==> inputs of run E <==
==> flow/design.v (excerpt) <==
module money_clicker(clk, rst, key_data, key_valid, tick, money, asset, HEX0, HEX1, HEX2, HEX3, HEX4, HEX5);
	input clk;
	input rst;
	input [7:0] key_data;
	input key_valid;
	input tick;
	output [39:0] money;
	output [7:0] asset;
	output [6:0] HEX0, HEX1, HEX2, HEX3, HEX4, HEX5;
	wire [3:0] Millions;
	wire [3:0] HundredThousands;
	wire [3:0] TenThousands;
	wire [3:0] Thousands;
	wire [3:0] Hundreds;
	wire [3:0] Tens;
	wire [3:0] Ones;
	wire click, buy, upgradeClick, one, two, three, four, five, six, seven, eight;
	wire [7:0] prev_data;
	wire selection;
	binaryToBCD convert (money[39:0], Millions[3:0], HundredThousands[3:0], TenThousands[3:0], Thousands[3:0], Hundreds[3:0], Tens[3:0], Ones[3:0]);
	hexDecoder H0(Ones[3:0], HEX0);
	hexDecoder H1(Tens[3:0], HEX1);
	hexDecoder H2(Hundreds[3:0], HEX2);
	hexDecoder H3(Thousands[3:0], HEX3);
	hexDecoder H4(TenThousands[3:0], HEX4);
	hexDecoder H5(HundredThousands[3:0], HEX5);
	prevData prev(clk, rst, key_valid, key_data, prev_data);
	logicController control(clk, rst, key_data, key_valid, click, buy, one, two, three, four, five, six, seven, eight, selection, upgradeClick);
	logicDatapath datapath(clk, rst, tick, money, prev_data, asset, click, buy, upgradeClick, one, two, three, four, five, six, seven, eight);
endmodule
==> flow/config.mk <==
export PLATFORM = sky130hd
export DESIGN_NAME = money_clicker
export DESIGN_NICKNAME = money_clicker
export VERILOG_FILES = /design/flow/design.v
export SDC_FILE = /design/flow/constraint.sdc
export NUM_CORES = 4
export LEC_CHECK = 0
export CAP_MARGIN = 25
export CORE_ASPECT_RATIO = 1.63
export CORE_MARGIN = 2
export CORE_UTILIZATION = 60
export CTS_CLUSTER_DIAMETER = 27
export CTS_CLUSTER_SIZE = 78
export GPL_ROUTABILITY_DRIVEN = 1
export MAX_ROUTING_LAYER = met5
export MIN_ROUTING_LAYER = met1
export PLACE_DENSITY_LB_ADDON = 0.03
export SETUP_SLACK_MARGIN = 1.11
export SLEW_MARGIN = 20
==> flow/constraint.sdc <==
create_clock -name core_clock -period 18.9 [get_ports {clk}]
set_input_delay 3.7800 -clock core_clock [delete_from_list [all_inputs] [get_ports {clk}]]
set_output_delay 3.7800 -clock core_clock [all_outputs]
set_load 0.01 [all_outputs]
run.sh (not shown) runs the stock make flow with config.mk's settings and CLKGATE_MAP_FILE=.
==> inputs of run Z, as changes to run E <==
--- a/flow/config.mk
+++ b/flow/config.mk
@@ -8,10 +8,10 @@
 export CAP_MARGIN = 25
 export CORE_ASPECT_RATIO = 1.63
 export CORE_MARGIN = 2
-export CORE_UTILIZATION = 60
-export CTS_CLUSTER_DIAMETER = 27
+export CORE_UTILIZATION = 45
 export CTS_CLUSTER_SIZE = 78
 export GPL_ROUTABILITY_DRIVEN = 1
+export GPL_TIMING_DRIVEN = 0
 export MAX_ROUTING_LAYER = met5
 export MIN_ROUTING_LAYER = met1
 export PLACE_DENSITY_LB_ADDON = 0.03
==> flow/constraint.sdc (replaced) <==
create_clock -name core_clock -period 13.3 [get_ports {clk}]
set_input_delay 2.6600 -clock core_clock [delete_from_list [all_inputs] [get_ports {clk}]]
set_output_delay 2.6600 -clock core_clock [all_outputs]
set_load 0.01 [all_outputs]
==> comparison table <==
|  | run Z | run E |
|---|---|---|
| Synthesis-to-finish area growth | 35.9% | 32.5% |
| Clock buffer and inverter area fraction after layout | 1.69% | 1.78% |
| Status | finished with violations | finished with violations |
| Violated checks | setup timing | setup timing |
| Stages on worst setup path | 92 | 88 |
| DIE AREA | 56500 um2 | 42600 um2 |
| Startpoint of the lowest-slack hold path | prev.current_data[3] | datapath.clickRateCost[29] |
| Placed Instance Area | 27600 um2 | 28000 um2 |
| Area taken by multi-input logic gates | 23300 um2 | 22900 um2 |
| Vias in the first global route | 29.8k | 30.5k |
| Portion of the layout cell area used by non-clock buffers | 14.0% | 13.5% |
| Final estimated routing congestion in global placement | 0.970 | 0.959 |
| Slew HR | 21.3% | 19.5% |
| Highest routed metal layer | met4 | met5 |
| Violation count after the first detailed-routing iteration | 1900 | 4893 |
| Reg-to-reg critical path endpoint | datapath.clickRateCost[26] | datapath.money[34] |
| Number of iterations in the first detailed-routing pass | 6 | 20 |
| Least-Margin Pin Slew | 1180 ps | 1210 ps |
| Metal3 WL | 3770 um | 11500 um |
| Effective utilization at floorplan | 45.4% | 60.9% |

* * *

==> v37 <==
money_clicker again, from the RTL that the note above started with.
clock: 21.6 ns
lec_check: 0
abc_area: 1
cap_margin: 20
core_margin: 2
core_utilization: 72
cts_cluster_diameter: 238
max_routing_layer: met4
place_density_lb_addon: 0.2
setup_slack_margin: 5.0
slew_margin: 20
==> v25 (differences from v37) <==
- ABC_AREA: 1 -> unset
- CORE_UTILIZATION: 72 -> 40
- CTS_CLUSTER_DIAMETER: 238 -> unset
- MAX_ROUTING_LAYER: met4 -> unset
- PLACE_DENSITY_LB_ADDON: 0.2 -> unset
- SETUP_SLACK_MARGIN: 5.0 -> unset
==> flow/constraint.sdc (replaced) <==
create_clock -name core_clock -period 24.0 [get_ports {clk}]
set_input_delay 4.8000 -clock core_clock [delete_from_list [all_inputs] [get_ports {clk}]]
set_output_delay 4.8000 -clock core_clock [all_outputs]
set_load 0.01 [all_outputs]
==> summary of the runs <==
Between v37 and v25, the lower area after synthesis is in v37 (gap 15%, measured against v25). Of v25 and v37, v25 has the higher die area (gap about 110%, measured against v37). v37 stopped in global routing on GRT-0232. v25 passed the timing, DRC and antenna checks. Against v37, the synthesized cell count of v25 is higher by about 5%.
==> figures <==
metric	v25	v37
MUX share of area	3.62%	0%
Post-Place Cells	4330	3819
DP HPWL	49900 um	43200 um
Die ar.	0.0634 mm2	0.0303 mm2
Synthesized instance count	3572	3392
Core Box Area	0.0606 mm2	0.0285 mm2
Row cnt	90	62
Xor/xnor share	4.95%	5.28%
Number of instances resized during post-cts repair	10	364
Routability-driven placement congestion ratio	0.870	0.980
Die Height	252 um	174 um
Fraction of the yosys area taken by sequential cells	12.2%	14.4%
Run status	timing/DRC/antenna clean	aborted with a tool error
Last stage reached	-	global routing
Setup slack at placement	-0.0186 ns	2.75 ns
Simple-Gate Area Share	25.7%	39.8%
Aoi share	37.2%	19.5%
Count of cell types in the netlist	140	64
Die span in x	252 um	174 um
Share of the synthesized area in the top cell type	12.2%	14.4%

* * *

==> run a: inputs <==
==> flow/design.v <==
`timescale 1ns / 1ns
module hexDecoder(input [3:0]binIn, output [6:0]HEX);
	wire [0:3]c = binIn;
	assign HEX[0] = ((~c[0] & ~c[1] & ~c[2] & c[3]) | (~c[0] & c[1] & ~c[2] & ~c[3]) | (c[0] & ~c[1] & c[2] & c[3]) | (c[0] & c[1] & ~c[2] & c[3]));
	assign HEX[1] = ((~c[0] & c[1] & ~c[2] & c[3]) | (~c[0] & c[1] & c[2] & ~c[3]) | (c[0] & ~c[1] & c[2] & c[3]) | (c[0] & c[1] & ~c[2] & ~c[3])| (c[0] & c[1] & c[2] & ~c[3]) | (c[0] & c[1] & c[2] & c[3]));
	assign HEX[2] = ((~c[0] & ~c[1] & c[2] & ~c[3]) | (c[0] & c[1] & ~c[2] & ~c[3]) | (c[0] & c[1] & c[2] & ~c[3]) | (c[0] & c[1] & c[2] & c[3]));
	assign HEX[3] = ((~c[0] & ~c[1] & ~c[2] & c[3]) | (~c[0] & c[1] & ~c[2] & ~c[3]) | (~c[0] & c[1] & c[2] & c[3]) | (c[0] & ~c[1] & ~c[2] & c[3])| (c[0] & ~c[1] & c[2] & ~c[3]) | (c[0] & c[1] & c[2] & c[3]));
	assign HEX[4] = ((~c[0] & ~c[1] & ~c[2] & c[3]) | (~c[0] & ~c[1] & c[2] & c[3]) | (~c[0] & c[1] & ~c[2] & ~c[3]) | (~c[0] & c[1] & ~c[2] & c[3])| (~c[0] & c[1] & c[2] & c[3]) | (c[0] & ~c[1] & ~c[2] & c[3]));
	assign HEX[5] = ((~c[0] & ~c[1] & ~c[2] & c[3]) | (~c[0] & ~c[1] & c[2] & ~c[3]) | (~c[0] & ~c[1] & c[2] & c[3]) | (~c[0] & c[1] & c[2] & c[3])| (c[0] & c[1] & ~c[2] & c[3]));
	assign HEX[6] = ((~c[0] & ~c[1] & ~c[2] & ~c[3]) | (~c[0] & ~c[1] & ~c[2] & c[3]) | (~c[0] & c[1] & c[2] & c[3]) | (c[0] & c[1] & ~c[2] & ~c[3]));
endmodule
module binaryToBCD(
    binaryIn,
	Millions,
	HundredThousands,
	TenThousands,
	Thousands,
	Hundreds,
	Tens,
	Ones
    );
    input [39:0] binaryIn;
    output reg[3:0] Ones;
	output reg[3:0] Tens;
	output reg[3:0] Hundreds;
	output reg[3:0] Thousands;
	output reg[3:0] TenThousands;
	output reg[3:0] HundredThousands;
	output reg[3:0] Millions;
    integer i;   
     always @(binaryIn)
        begin
			Millions= 4'd0;
			HundredThousands= 4'd0;
			TenThousands= 4'd0;
			Thousands= 4'd0;
			Hundreds= 4'd0;
			Tens= 4'd0;
			Ones= 4'd0;
            for (i = 21; i >=0; i = i-1)  
            begin
				if(Millions>=5)
					Millions = Millions +3;
				if(HundredThousands>=5)
					HundredThousands = HundredThousands +3;
				if(TenThousands>=5)
					TenThousands = TenThousands +3;
				if(Thousands>=5)
					Thousands = Thousands +3;
				if(Hundreds>=5)
					Hundreds = Hundreds +3;
				if(Tens>=5)
					Tens = Tens +3;
				if(Ones>=5)
					Ones = Ones +3;
				Millions = Millions<<1;
				Millions[0] = HundredThousands[3];
				HundredThousands = HundredThousands<<1;
				HundredThousands[0] = TenThousands[3];
				TenThousands = TenThousands<<1;
				TenThousands[0] = Thousands[3];
				Thousands = Thousands<<1;
				Thousands[0] = Hundreds[3];
				Hundreds = Hundreds<<1;
				Hundreds[0] = Tens[3];
				Tens = Tens<<1;
				Tens[0] = Ones[3];
				Ones = Ones<<1;
				Ones[0] = binaryIn[i];
            end
        end     
endmodule
`timescale 1ns / 1ns
module prevData(clock, reset, received_data_en, received_data, prev_data);
	input clock, reset, received_data_en;
	input [7:0]received_data;
	output reg [7:0] prev_data;
	reg [7:0] current_data;
	always@(posedge clock)begin
		if(reset)begin
			prev_data <= 0;
			current_data <= 0;
		end
		else if(received_data_en)begin
			prev_data <= current_data;
			current_data <= received_data;
		end
		else
			prev_data <= 0;
	end
endmodule
`timescale 1ns / 1ns
module logicController(clock, reset, received_data, received_data_en, click, buy, one, two, three, four, five, six, seven, eight, selection, upgradeClick);
	input clock, reset, received_data_en;
	input [7:0]received_data;
	output reg click, buy, one, two, three, four, five, six, seven, eight, selection, upgradeClick;
	localparam IDLE = 0, CLICK = 1, BUY = 2, ONE = 3, TWO = 4, THREE = 5, FOUR = 6, FIVE = 7, SIX = 8, SEVEN = 9, EIGHT = 10, UPGRADECLICK = 11;
	reg [4:0] currentState;
	reg [4:0] nextState;
	always@(*)begin
		case(currentState)
			IDLE:	begin
						if(received_data_en)begin
							if(received_data == 'h29)
								nextState = CLICK;
							else if(received_data == 'h5A)
								nextState = BUY;
							else if(received_data == 'h16)
								nextState = ONE;
							else if(received_data == 'h1E)
								nextState = TWO;
							else if(received_data == 'h26)
								nextState = THREE;
							else if(received_data == 'h25)
								nextState = FOUR;
							else if(received_data == 'h2E)
								nextState = FIVE;
							else if(received_data == 'h36)
								nextState = SIX;
							else if(received_data == 'h3D)
								nextState = SEVEN;
							else if(received_data == 'h3E)
								nextState = EIGHT;
							else if(received_data == 'h21)
								nextState = UPGRADECLICK;
							else
								nextState = IDLE;
						end
						else
							nextState = IDLE;
					end		
			CLICK: nextState = IDLE;
			BUY: nextState = IDLE;
			ONE: nextState = IDLE;
			TWO: nextState = IDLE;
			THREE: nextState = IDLE;
			FOUR: nextState = IDLE;
			FIVE: nextState = IDLE;
			SIX: nextState = IDLE;
			SEVEN: nextState = IDLE;
			EIGHT: nextState = IDLE;
			UPGRADECLICK: nextState = IDLE;
			default: nextState = IDLE;
		endcase
	end
	always@(*)begin
		click = 0;
		buy = 0; 
		one = 0; 
		two = 0; 
		three = 0; 
		four = 0; 
		five = 0; 
		six = 0; 
		seven = 0; 
		eight = 0;
		selection = 0;
		upgradeClick = 0;
		case(currentState)
			CLICK: click = 1;
			BUY: buy = 1;
			ONE:	begin
						one = 1;
						selection = 1;
					end
			TWO:	begin
						two = 1;
						selection = 1;
					end
			THREE:begin
						three = 1;
						selection = 1;
					end
			FOUR:	begin
						four = 1;
						selection = 1;
					end
			FIVE: begin
						five = 1;
						selection = 1;
					end
			SIX:	begin
						six = 1;
						selection = 1;
					end
			SEVEN:begin 
						seven = 1;
						selection = 1;
					end
			EIGHT:begin 
						eight = 1;
						selection = 1;
					end
			UPGRADECLICK: upgradeClick = 1;
			default: begin
				click = 0;
				buy = 0; 
				one = 0; 
				two = 0; 
				three = 0; 
				four = 0; 
				five = 0; 
				six = 0; 
				seven = 0; 
				eight = 0;
				selection = 0;
				upgradeClick = 0;
			end
		endcase
	end
	always@(posedge clock)begin
		if(reset)
			currentState <= IDLE;
		else
			currentState <= nextState;
	end
endmodule
`timescale 1ns / 1ns
module logicDatapath(clock, reset, pulse, money, prev_data, selectedAsset, click, buy, upgradeClick, one, two, three, four, five, six, seven, eight);
	input clock, reset, pulse, click, buy, upgradeClick, one, two, three, four, five, six, seven, eight;
	input[7:0] prev_data;
	output reg [39:0] money;
	localparam ONE = 0, TWO = 1, THREE = 2, FOUR = 3, FIVE = 4, SIX = 5, SEVEN = 6, EIGHT = 7, BREAK = 'hF0;
	output reg [7:0] selectedAsset;
	reg[29:0] rate; 
	reg[29:0] clickRate;
	reg[29:0] clickRateCost;
	reg[23:0] assetCost[7:0];
	reg[23:0] assetRates[7:0];
	wire enoughMoney = (money>= assetCost[selectedAsset]);
	wire enoughMoneyClick = (money >= clickRateCost);
	always@(*)begin
			assetCost[ONE] = 10;
			assetCost[TWO] = 40;
			assetCost[THREE] = 250;
			assetCost[FOUR] = 2000;
			assetCost[FIVE] = 10000;
			assetCost[SIX] = 100000;
			assetCost[SEVEN] = 1000000;
			assetCost[EIGHT] = 10000000;
			assetRates[ONE] = 1;
			assetRates[TWO] = 5;
			assetRates[THREE] = 15;
			assetRates[FOUR] = 60;
			assetRates[FIVE] = 800;
			assetRates[SIX] = 10000;
			assetRates[SEVEN] = 50000;
			assetRates[EIGHT] = 500000;
	end
	always@(posedge clock)begin
		if(reset)
			selectedAsset <= ONE;
		else if(prev_data == BREAK)
			selectedAsset <= selectedAsset;
		else if(one)
			selectedAsset <= ONE;
		else if(two)
			selectedAsset <= TWO;
		else if(three)
			selectedAsset <= THREE;
		else if(four)
			selectedAsset <= FOUR;
		else if(five)
			selectedAsset <= FIVE;
		else if(six)
			selectedAsset <= SIX;
		else if(seven)
			selectedAsset <= SEVEN;
		else if(eight)
			selectedAsset <= EIGHT;
		else 
			selectedAsset <= selectedAsset;
	end
	always@(posedge clock)begin
		if(reset)
			money <= 10;
		else if(prev_data == BREAK)
			money <= money;
		else if(click)
			money <= money + clickRate;
		else if(buy && enoughMoney)
			money <= money - assetCost[selectedAsset];
		else if(upgradeClick && enoughMoneyClick)
			money <= money - clickRateCost;
		else if(pulse)
			money <= money + rate;
		else
			money <= money;
	end
	always@(posedge clock)begin
		if(reset)
			rate <= 0;
		else if(prev_data == BREAK)
			rate <= rate;
		else if(buy && enoughMoney)
			rate <= rate + assetRates[selectedAsset];
		else
			rate <= rate;
	end
	always@(posedge clock)begin
		if(reset)begin
			clickRate <= 1;
			clickRateCost <= 10;
		end
		else if(prev_data == BREAK)begin
			clickRate <= clickRate;
			clickRateCost <= clickRateCost;
		end
		else if(upgradeClick && enoughMoneyClick)begin
			clickRate <= clickRate * 2;
			clickRateCost <= clickRateCost * 2;
		end
		else begin 
			clickRate <= clickRate;
			clickRateCost <= clickRateCost;
		end
	end
endmodule
`timescale 1ns / 1ns
module money_clicker(clk, rst, key_data, key_valid, tick, money, asset, HEX0, HEX1, HEX2, HEX3, HEX4, HEX5);
	input clk;
	input rst;
	input [7:0] key_data;
	input key_valid;
	input tick;
	output [39:0] money;
	output [7:0] asset;
	output [6:0] HEX0, HEX1, HEX2, HEX3, HEX4, HEX5;
	wire [3:0] Millions;
	wire [3:0] HundredThousands;
	wire [3:0] TenThousands;
	wire [3:0] Thousands;
	wire [3:0] Hundreds;
	wire [3:0] Tens;
	wire [3:0] Ones;
	wire click, buy, upgradeClick, one, two, three, four, five, six, seven, eight;
	wire [7:0] prev_data;
	wire selection;
	binaryToBCD convert (money[39:0], Millions[3:0], HundredThousands[3:0], TenThousands[3:0], Thousands[3:0], Hundreds[3:0], Tens[3:0], Ones[3:0]);
	hexDecoder H0(Ones[3:0], HEX0);
	hexDecoder H1(Tens[3:0], HEX1);
	hexDecoder H2(Hundreds[3:0], HEX2);
	hexDecoder H3(Thousands[3:0], HEX3);
	hexDecoder H4(TenThousands[3:0], HEX4);
	hexDecoder H5(HundredThousands[3:0], HEX5);
	prevData prev(clk, rst, key_valid, key_data, prev_data);
	logicController control(clk, rst, key_data, key_valid, click, buy, one, two, three, four, five, six, seven, eight, selection, upgradeClick);
	logicDatapath datapath(clk, rst, tick, money, prev_data, asset, click, buy, upgradeClick, one, two, three, four, five, six, seven, eight);
endmodule
==> flow/run.sh <==
#!/bin/bash
# the make line also repeats each setting of config.mk as NAME=value (left out here)
make -C /OpenROAD-flow-scripts/flow DESIGN_CONFIG=/design/flow/config.mk WORK_HOME=/design/flow/orfs CLKGATE_MAP_FILE= finish
==> flow/config.mk <==
export PLATFORM = sky130hd
export DESIGN_NAME = money_clicker
export DESIGN_NICKNAME = money_clicker
export VERILOG_FILES = /design/flow/design.v
export SDC_FILE = /design/flow/constraint.sdc
export NUM_CORES = 4
export LEC_CHECK = 0
export ABC_AREA = 0
export CAP_MARGIN = 20
export CELL_PAD_IN_SITES_GLOBAL_PLACEMENT = 1
export CORE_MARGIN = 2
export CORE_UTILIZATION = 26
export CTS_CLUSTER_DIAMETER = 77
export CTS_CLUSTER_SIZE = 100
export PLACE_DENSITY = 0.88
export SLEW_MARGIN = 5
export TNS_END_PERCENT = 20
==> flow/constraint.sdc <==
create_clock -name core_clock -period 25.0 [get_ports {clk}]
set_input_delay 5.0000 -clock core_clock [delete_from_list [all_inputs] [get_ports {clk}]]
set_output_delay 5.0000 -clock core_clock [all_outputs]
set_load 0.01 [all_outputs]
==> inputs of run b, as changes to run a <==
- ABC_AREA: 0 -> 1
- CELL_PAD_IN_SITES_GLOBAL_PLACEMENT: 1 -> unset
- CORE_UTILIZATION: 26 -> 72
- CTS_CLUSTER_DIAMETER: 77 -> 238
- PLACE_DENSITY: 0.88 -> unset
- PLACE_DENSITY_LB_ADDON: unset -> 0.08
- SETUP_SLACK_MARGIN: unset -> 5.0
- SLEW_MARGIN: 5 -> 20
- TNS_END_PERCENT: 20 -> unset
==> flow/constraint.sdc (replaced) <==
create_clock -name core_clock -period 21.6 [get_ports {clk}]
set_input_delay 4.3200 -clock core_clock [delete_from_list [all_inputs] [get_ports {clk}]]
set_output_delay 4.3200 -clock core_clock [all_outputs]
set_load 0.01 [all_outputs]
==> inputs of run c, as changes to run a <==
- CORE_UTILIZATION: 26 -> 40
- PLACE_DENSITY: 0.88 -> unset
- TNS_END_PERCENT: 20 -> unset
==> qor summary <==
item                                                                  run c                      run b                             run a
Status                                                       finished clean  aborted with a tool error                    finished clean
Failing step                                                              -                    5_1_grt                                 -
Critical Path Slowest Stage Cell                     sky130_fd_sc_hd__or4_1                          -  sky130_fd_sc_hd__clkdlybuf4s50_1
Routed length on met1                                              36200 µm                          -                          32300 µm
NonClk Buf Share                                                      4.96%                          -                             4.69%
Cell class ranked first by area                         combinational gates                          -               combinational gates
Die Footprint                                                     63400 µm²                  30300 µm²                         97000 µm²
Number of inserted filler cells in the final layout                    6288                          -                             10100
Final Slew Violations                                                     0                          -                                 0
Clock Network Area Fraction                                           2.06%                          -                             2.13%
Met2 WL                                                            36800 µm                          -                          33300 µm
Via total after detailed routing                                      26300                          -                             26100
Termination of the worst setup path                                 HEX5[4]                          -                           HEX5[4]
Total setup buffers inserted after CTS                                    0                        119                                 0
